==> trial 30 <==
==> flow/design.v <==
`timescale 1ns / 1ps
module catTrap(Clk, Reset, Down_b, hCount, vCount, rgb, bright, Block_col, Block_row);
	input	Clk, Reset, Down_b;
	input [7:0] Block_col, Block_row;
	reg btn_flag;
	integer i, j;
	reg [6:0] state;
	input [9:0] hCount, vCount;
	reg [83:0] board_map;    
	output reg [11:0] rgb;
	input bright;
	reg [1:0] cat_flag;
	reg [2:0] block_col;
  reg [2:0] block_row;
	reg [2:0] cat_col;
	reg [2:0] cat_row;
	localparam
		START =    7'b1000000,
		PLAY =   7'b0100000,
		GAMEOVER =   7'b0010000,
		GAMEWIN =  7'b0001000,
	WHITE = 12'b1111_1111_1111;
	parameter GRAY = 12'b1010_1010_1010;
	parameter BLACK = 12'b0000_0000_0000;
	parameter RED = 12'b1111_0000_0000;
	parameter ORANGE = 12'b1111_1000_0000;
	parameter GREEN = 12'b0000_1111_0000;
	wire [11:0] color [0:3];
	wire inbound;
	wire box00, box01, box02, box03, box04, box05, box06;
	wire box10, box11, box12, box13, box14, box15, box16;
	wire box20, box21, box22, box23, box24, box25, box26;
	wire box30, box31, box32, box33, box34, box35, box36;
	wire box40, box41, box42, box43, box44, box45, box46;
	wire box50, box51, box52, box53, box54, box55, box56;
	assign color[0] = WHITE;
	assign color[1] = GRAY;
	assign color[2] = ORANGE;
	assign color[3] = BLACK;
	always@ (*)
	begin
    	if(~bright )	 
			rgb = BLACK;
		else if (inbound)
		begin
			if(box00)
				rgb = color[board_map[70 +: 2]];
			else if (box01)
				rgb = color[board_map[72 +: 2]];
			else if (box02)
				rgb = color[board_map[74 +: 2]];
			else if (box03)
				rgb = color[board_map[76 +: 2]];
			else if (box04)
				rgb = color[board_map[78 +: 2]];
			else if (box05)
				rgb = color[board_map[80 +: 2]];
			else if (box06)
				rgb = color[board_map[82 +: 2]];
			else if (box10)
				rgb = color[board_map[56 +: 2]];
			else if (box11)
				rgb = color[board_map[58 +: 2]];
			else if (box12)
				rgb = color[board_map[60 +: 2]];
			else if (box13)
				rgb = color[board_map[62 +: 2]];
			else if (box14)
				rgb = color[board_map[64 +: 2]];
			else if (box15)
				rgb = color[board_map[66 +: 2]];
			else if (box16)
				rgb = color[board_map[68 +: 2]];
			else if (box20)
				rgb = color[board_map[42 +: 2]];
			else if (box21)
				rgb = color[board_map[44 +: 2]];
			else if (box22)
				rgb = color[board_map[46 +: 2]];
			else if (box23)
				rgb = color[board_map[48 +: 2]];
			else if (box24)
				rgb = color[board_map[50 +: 2]];
			else if (box25)
				rgb = color[board_map[52 +: 2]];
			else if (box26)
				rgb = color[board_map[54 +: 2]];
			else if (box30)
				rgb = color[board_map[28 +: 2]];
			else if (box31)
				rgb = color[board_map[30 +: 2]];
			else if (box32)
				rgb = color[board_map[32 +: 2]];
			else if (box33)
				rgb = color[board_map[34 +: 2]];
			else if (box34)
				rgb = color[board_map[36 +: 2]];
			else if (box35)
				rgb = color[board_map[38 +: 2]];
			else if (box36)
				rgb = color[board_map[40 +: 2]];
			else if (box40)
				rgb = color[board_map[14 +: 2]];
			else if (box41)
				rgb = color[board_map[16 +: 2]];
			else if (box42)
				rgb = color[board_map[18 +: 2]];
			else if (box43)
				rgb = color[board_map[20 +: 2]];
			else if (box44)
				rgb = color[board_map[22 +: 2]];
			else if (box45)
				rgb = color[board_map[24 +: 2]];
			else if (box46)
				rgb = color[board_map[26 +: 2]];
			else if (box50)
				rgb = color[board_map[0 +: 2]];
			else if (box51)
				rgb = color[board_map[2 +: 2]];
			else if (box52)
				rgb = color[board_map[4 +: 2]];
			else if (box53)
				rgb = color[board_map[6 +: 2]];
			else if (box54)
				rgb = color[board_map[8 +: 2]];
			else if (box55)
				rgb = color[board_map[10 +: 2]];
			else if (box56)
				rgb = color[board_map[12 +: 2]];
			else
				rgb = 12'b0000_0111_1111;
		end
		else
		begin
			if (state == GAMEOVER)
				rgb = RED;
			else if (state == GAMEWIN)
				rgb = GREEN;
			else if (state == START)
			     rgb = ORANGE;
			else
				rgb = 12'b1010_1111_1111;
	     end
	end
	assign inbound = ((hCount >= 190)&&(hCount <= 550)&&(vCount >= 140)&&(vCount <= 450));
	assign box00 = ((hCount >= 200)&&(hCount <= 250)&&(vCount >= 150)&&(vCount <= 200));
	assign box01 = ((hCount >= 250)&&(hCount <= 300)&&(vCount >= 150)&&(vCount <= 200));
	assign box02 = ((hCount >= 300)&&(hCount <= 350)&&(vCount >= 150)&&(vCount <= 200));
	assign box03 = ((hCount >= 350)&&(hCount <= 400)&&(vCount >= 150)&&(vCount <= 200));
	assign box04 = ((hCount >= 400)&&(hCount <= 450)&&(vCount >= 150)&&(vCount <= 200));
	assign box05 = ((hCount >= 450)&&(hCount <= 500)&&(vCount >= 150)&&(vCount <= 200));
	assign box06 = ((hCount >= 500)&&(hCount <= 550)&&(vCount >= 150)&&(vCount <= 200));
	assign box10 = ((hCount >= 200)&&(hCount <= 250)&&(vCount >= 200)&&(vCount <= 250));
	assign box11 = ((hCount >= 250)&&(hCount <= 300)&&(vCount >= 200)&&(vCount <= 250));
	assign box12 = ((hCount >= 300)&&(hCount <= 350)&&(vCount >= 200)&&(vCount <= 250));
	assign box13 = ((hCount >= 350)&&(hCount <= 400)&&(vCount >= 200)&&(vCount <= 250));
	assign box14 = ((hCount >= 400)&&(hCount <= 450)&&(vCount >= 200)&&(vCount <= 250));
	assign box15 = ((hCount >= 450)&&(hCount <= 500)&&(vCount >= 200)&&(vCount <= 250));
	assign box16 = ((hCount >= 500)&&(hCount <= 550)&&(vCount >= 200)&&(vCount <= 250));
	assign box20 = ((hCount >= 200)&&(hCount <= 250)&&(vCount >= 250)&&(vCount <= 300));
	assign box21 = ((hCount >= 250)&&(hCount <= 300)&&(vCount >= 250)&&(vCount <= 300));
	assign box22 = ((hCount >= 300)&&(hCount <= 350)&&(vCount >= 250)&&(vCount <= 300));
	assign box23 = ((hCount >= 350)&&(hCount <= 400)&&(vCount >= 250)&&(vCount <= 300));
	assign box24 = ((hCount >= 400)&&(hCount <= 450)&&(vCount >= 250)&&(vCount <= 300));
	assign box25 = ((hCount >= 450)&&(hCount <= 500)&&(vCount >= 250)&&(vCount <= 300));
	assign box26 = ((hCount >= 500)&&(hCount <= 550)&&(vCount >= 250)&&(vCount <= 300));
	assign box30 = ((hCount >= 200)&&(hCount <= 250)&&(vCount >= 300)&&(vCount <= 350));
	assign box31 = ((hCount >= 250)&&(hCount <= 300)&&(vCount >= 300)&&(vCount <= 350));
	assign box32 = ((hCount >= 300)&&(hCount <= 350)&&(vCount >= 300)&&(vCount <= 350));
	assign box33 = ((hCount >= 350)&&(hCount <= 400)&&(vCount >= 300)&&(vCount <= 350));
	assign box34 = ((hCount >= 400)&&(hCount <= 450)&&(vCount >= 300)&&(vCount <= 350));
	assign box35 = ((hCount >= 450)&&(hCount <= 500)&&(vCount >= 300)&&(vCount <= 350));
	assign box36 = ((hCount >= 500)&&(hCount <= 550)&&(vCount >= 300)&&(vCount <= 350));
	assign box40 = ((hCount >= 200)&&(hCount <= 250)&&(vCount >= 350)&&(vCount <= 400));
	assign box41 = ((hCount >= 250)&&(hCount <= 300)&&(vCount >= 350)&&(vCount <= 400));
	assign box42 = ((hCount >= 300)&&(hCount <= 350)&&(vCount >= 350)&&(vCount <= 400));
	assign box43 = ((hCount >= 350)&&(hCount <= 400)&&(vCount >= 350)&&(vCount <= 400));
	assign box44 = ((hCount >= 400)&&(hCount <= 450)&&(vCount >= 350)&&(vCount <= 400));
	assign box45 = ((hCount >= 450)&&(hCount <= 500)&&(vCount >= 350)&&(vCount <= 400));
	assign box46 = ((hCount >= 500)&&(hCount <= 550)&&(vCount >= 350)&&(vCount <= 400));
	assign box50 = ((hCount >= 200)&&(hCount <= 250)&&(vCount >= 400)&&(vCount <= 450));
	assign box51 = ((hCount >= 250)&&(hCount <= 300)&&(vCount >= 400)&&(vCount <= 450));
	assign box52 = ((hCount >= 300)&&(hCount <= 350)&&(vCount >= 400)&&(vCount <= 450));
	assign box53 = ((hCount >= 350)&&(hCount <= 400)&&(vCount >= 400)&&(vCount <= 450));
	assign box54 = ((hCount >= 400)&&(hCount <= 450)&&(vCount >= 400)&&(vCount <= 450));
	assign box55 = ((hCount >= 450)&&(hCount <= 500)&&(vCount >= 400)&&(vCount <= 450));
	assign box56 = ((hCount >= 500)&&(hCount <= 550)&&(vCount >= 400)&&(vCount <= 450));
	reg [83:0] next_map;
	reg [6:0] next_state;
	reg [2:0] next_cat_col;
	reg [2:0] next_cat_row;
	always @ (*)
	begin
		next_state = state;
		next_cat_col = cat_col;
		next_cat_row = cat_row;
		block_row = 3'b000;
		block_col = 3'b000;
		cat_flag = 1;
		for (i = 0; i < 6; i = i + 1)
			for (j = 0; j < 7; j = j + 1)
				next_map[2*((i)*7+(j)) +: 2] = board_map[2*((i)*7+(j)) +: 2];
			case(state)
				START:
				begin
						if (Down_b)
							begin
								 next_state = PLAY;
							end
				end
				PLAY:
				begin
	        if (Down_b)
	            begin
	            case(Block_row)
	               8'b00000000: block_row = 3'b000;
	               8'b00000001: block_row = 3'b001;
	               8'b00000010: block_row = 3'b010;
	               8'b00000100: block_row = 3'b011;
	               8'b00001000: block_row = 3'b100;
	               8'b00010000: block_row = 3'b101;
	               8'b00100000: block_row = 3'b110;
	               8'b01000000: block_row = 3'b111;
	               default: block_row = 3'b000;
	              endcase
	              case(Block_col)
	               8'b00000000: block_col = 3'b000;
	               8'b00000001: block_col = 3'b001;
	               8'b00000010: block_col = 3'b010;
	               8'b00000100: block_col = 3'b011;
	               8'b00001000: block_col = 3'b100;
	               8'b00010000: block_col = 3'b101;
	               8'b00100000: block_col = 3'b110;
	               8'b01000000: block_col = 3'b111;
	               default: block_col = 3'b000;
	              endcase
                    if ((block_row <= 3'd5)&&(block_col <= 3'd6))
                      next_map[2*((block_row)*7+(block_col)) +: 2] = 3;
                    cat_flag = 1;
                    if ((next_map[2*((next_cat_row+1)*7+(next_cat_col)) +: 2] != 3)&&(cat_flag==1))
                      begin
                        next_map[2*((next_cat_row+1)*7+(next_cat_col)) +: 2] = 2;
                        next_map[2*((next_cat_row)*7+(next_cat_col)) +: 2] = 0;
                        next_cat_row = next_cat_row + 1;
                        cat_flag = 0;
                      end
                    else if ((next_map[2*((next_cat_row)*7+(next_cat_col+1)) +: 2] != 3)&&(cat_flag==1))
                      begin
                        next_map[2*((next_cat_row)*7+(next_cat_col+1)) +: 2] = 2;
                        next_map[2*((next_cat_row)*7+(next_cat_col)) +: 2] = 0;
                        next_cat_col = next_cat_col + 1;
                        cat_flag = 0;
                      end
                    else if ((next_map[2*((next_cat_row-1)*7+(next_cat_col)) +: 2] != 3)&&(cat_flag==1))
                      begin
                        next_map[2*((next_cat_row-1)*7+(next_cat_col)) +: 2] = 2;
                        next_map[2*((next_cat_row)*7+(next_cat_col)) +: 2] = 0;
                        next_cat_row = next_cat_row - 1;
                        cat_flag = 0;
                      end
                    else if ((next_map[2*((next_cat_row)*7+(next_cat_col-1)) +: 2] != 3)&&(cat_flag==1))
                      begin
                        next_map[2*((next_cat_row)*7+(next_cat_col-1)) +: 2] = 2;
                        next_map[2*((next_cat_row)*7+(next_cat_col)) +: 2] = 0;
                        next_cat_col = next_cat_col - 1;
                        cat_flag = 0;
                      end
                    else
                      next_state = GAMEWIN;
	            end
								 if ((next_cat_row > 4)||(next_cat_col > 5)||(next_cat_col < 1)||(next_cat_row < 1))
									 next_state = GAMEOVER;
	           end
				GAMEOVER:
				begin
	      end
				GAMEWIN:
				begin
	      end
				default: ;
		  endcase
	end
	always @ (posedge Clk, posedge Reset)
	begin
		if(Reset)
		begin
			state <= START;
			cat_col <= 3'd3;
			cat_row <= 3'd3;
			for (i = 0; i < 6; i = i + 1)
				for (j = 0; j < 7; j = j + 1)
					board_map[2*((i)*7+(j)) +: 2] <= ((i + j) % 2 == 1) ? 2'd1 : 2'd0;
			board_map[48 +: 2] <= 2;  
		end
		else
		begin
			state <= next_state;
			cat_col <= next_cat_col;
			cat_row <= next_cat_row;
			for (i = 0; i < 6; i = i + 1)
				for (j = 0; j < 7; j = j + 1)
					board_map[2*((i)*7+(j)) +: 2] <= next_map[2*((i)*7+(j)) +: 2];
	   end 
    end
endmodule
==> flow/run.sh <==
#!/bin/bash
# the make line also repeats each setting of config.mk as NAME=value (left out here)
make -C /OpenROAD-flow-scripts/flow DESIGN_CONFIG=/design/flow/config.mk WORK_HOME=/design/flow/orfs CLKGATE_MAP_FILE= finish
==> flow/config.mk <==
export PLATFORM = sky130hd
export DESIGN_NAME = catTrap
export DESIGN_NICKNAME = catTrap
export VERILOG_FILES = /design/flow/design.v
export SDC_FILE = /design/flow/constraint.sdc
export NUM_CORES = 4
export LEC_CHECK = 0
export CAP_MARGIN = 20
export CORE_MARGIN = 2
export CORE_UTILIZATION = 30
export CTS_CLUSTER_DIAMETER = 331
export CTS_CLUSTER_SIZE = 94
export PLACE_DENSITY = 0.78
export SLEW_MARGIN = 20
==> flow/constraint.sdc <==
create_clock -name core_clock -period 10.0 [get_ports {Clk}]
set_input_delay 2.0000 -clock core_clock [delete_from_list [all_inputs] [get_ports {Clk}]]
set_output_delay 2.0000 -clock core_clock [all_outputs]
set_load 0.01 [all_outputs]
==> trial 63 (differences from trial 30) <==
Settings changed: ABC_AREA set to 1, CORE_ASPECT_RATIO set to 0.5, CORE_UTILIZATION 30 to 72, CTS_CLUSTER_DIAMETER 331 to 262, CTS_CLUSTER_SIZE 94 to 98, PLACE_DENSITY 0.78 to 0.39, SETUP_SLACK_MARGIN set to 1.64, TNS_END_PERCENT set to 10.
==> flow/constraint.sdc (replaced) <==
create_clock -name core_clock -period 5.57 [get_ports {Clk}]
set_input_delay 1.1140 -clock core_clock [delete_from_list [all_inputs] [get_ports {Clk}]]
set_output_delay 1.1140 -clock core_clock [all_outputs]
set_load 0.01 [all_outputs]
==> notes.md <==
Notes from the flow run.

Outcome:
- The tool reported: "[ERROR GRT-0116] Global routing finished with congestion. Check the congestion regions in the DRC Viewer".
- The run stopped with a tool error.
- The run gives the failing step as 5_1_grt.

Synthesis:
- The run gives the number of distinct library cells after synthesis as approximately 63.
- The run gives the cell taking the most area after synthesis as sky130_fd_sc_hd__nand2_1.
- For reference, compound AND-OR and OR-AND cells occupy 25.4% of the area reported after synthesis.
- The run gives the top cell type's share of synthesized area as 19.4%.

Global route:
- The run gives the overall fraction of global-route tracks in use as just under 100%.

Clock tree:
- The run gives the buffer count from post-CTS setup fixing as 17.

Die:
- The share of the core area taken by cells at floorplan is around 73%.
- According to the floorplan report, the die height is ~110 um.
# the run above: trial 63

==> notes.md <==
Results of the full flow below.

Outcome:
- The run finished with no timing, DRC or antenna violations.

Synthesis:
- Of all cell types, the one taking the most synthesized area is sky130_fd_sc_hd__dfrtp_1.
- After Yosys synthesis, AND-OR and OR-AND compound gates account for between 30% and 40% of the synthesized area.
- The run puts the top cell type's share of synthesized area at 10.1%.
- The run puts the number of distinct library cells after synthesis at between 100 and 150.

Power and ir drop:
- Registers are responsible for between 20% and 30% of the overall power.

Finish:
- The run gives the sequential cell area as approximately 2400 um^2.

Global route:
- The run gives the overall fraction of global-route tracks in use as 31.5%.

Final timing:
- The run gives the headroom to the max-slew limit as a little over a fifth.
- The clock arrives with around 0.017 ns of skew.

Min path:
- STA shows the worst min-delay path finishing at state[0]$_DFF_PP1_.

Placement:
- The run gives the sum of net half-perimeters after detailed placement as between 70,000 and 80,000 um.

Die:
- The run puts the initial core utilization at 30.3%.
- The run gives the die outline height as around 240 um.

Clock tree:
- The run gives the buffer count from post-CTS setup fixing as 0.
# the run above: trial 30

No activity file was given, so power comes from the tool's default toggle rates.
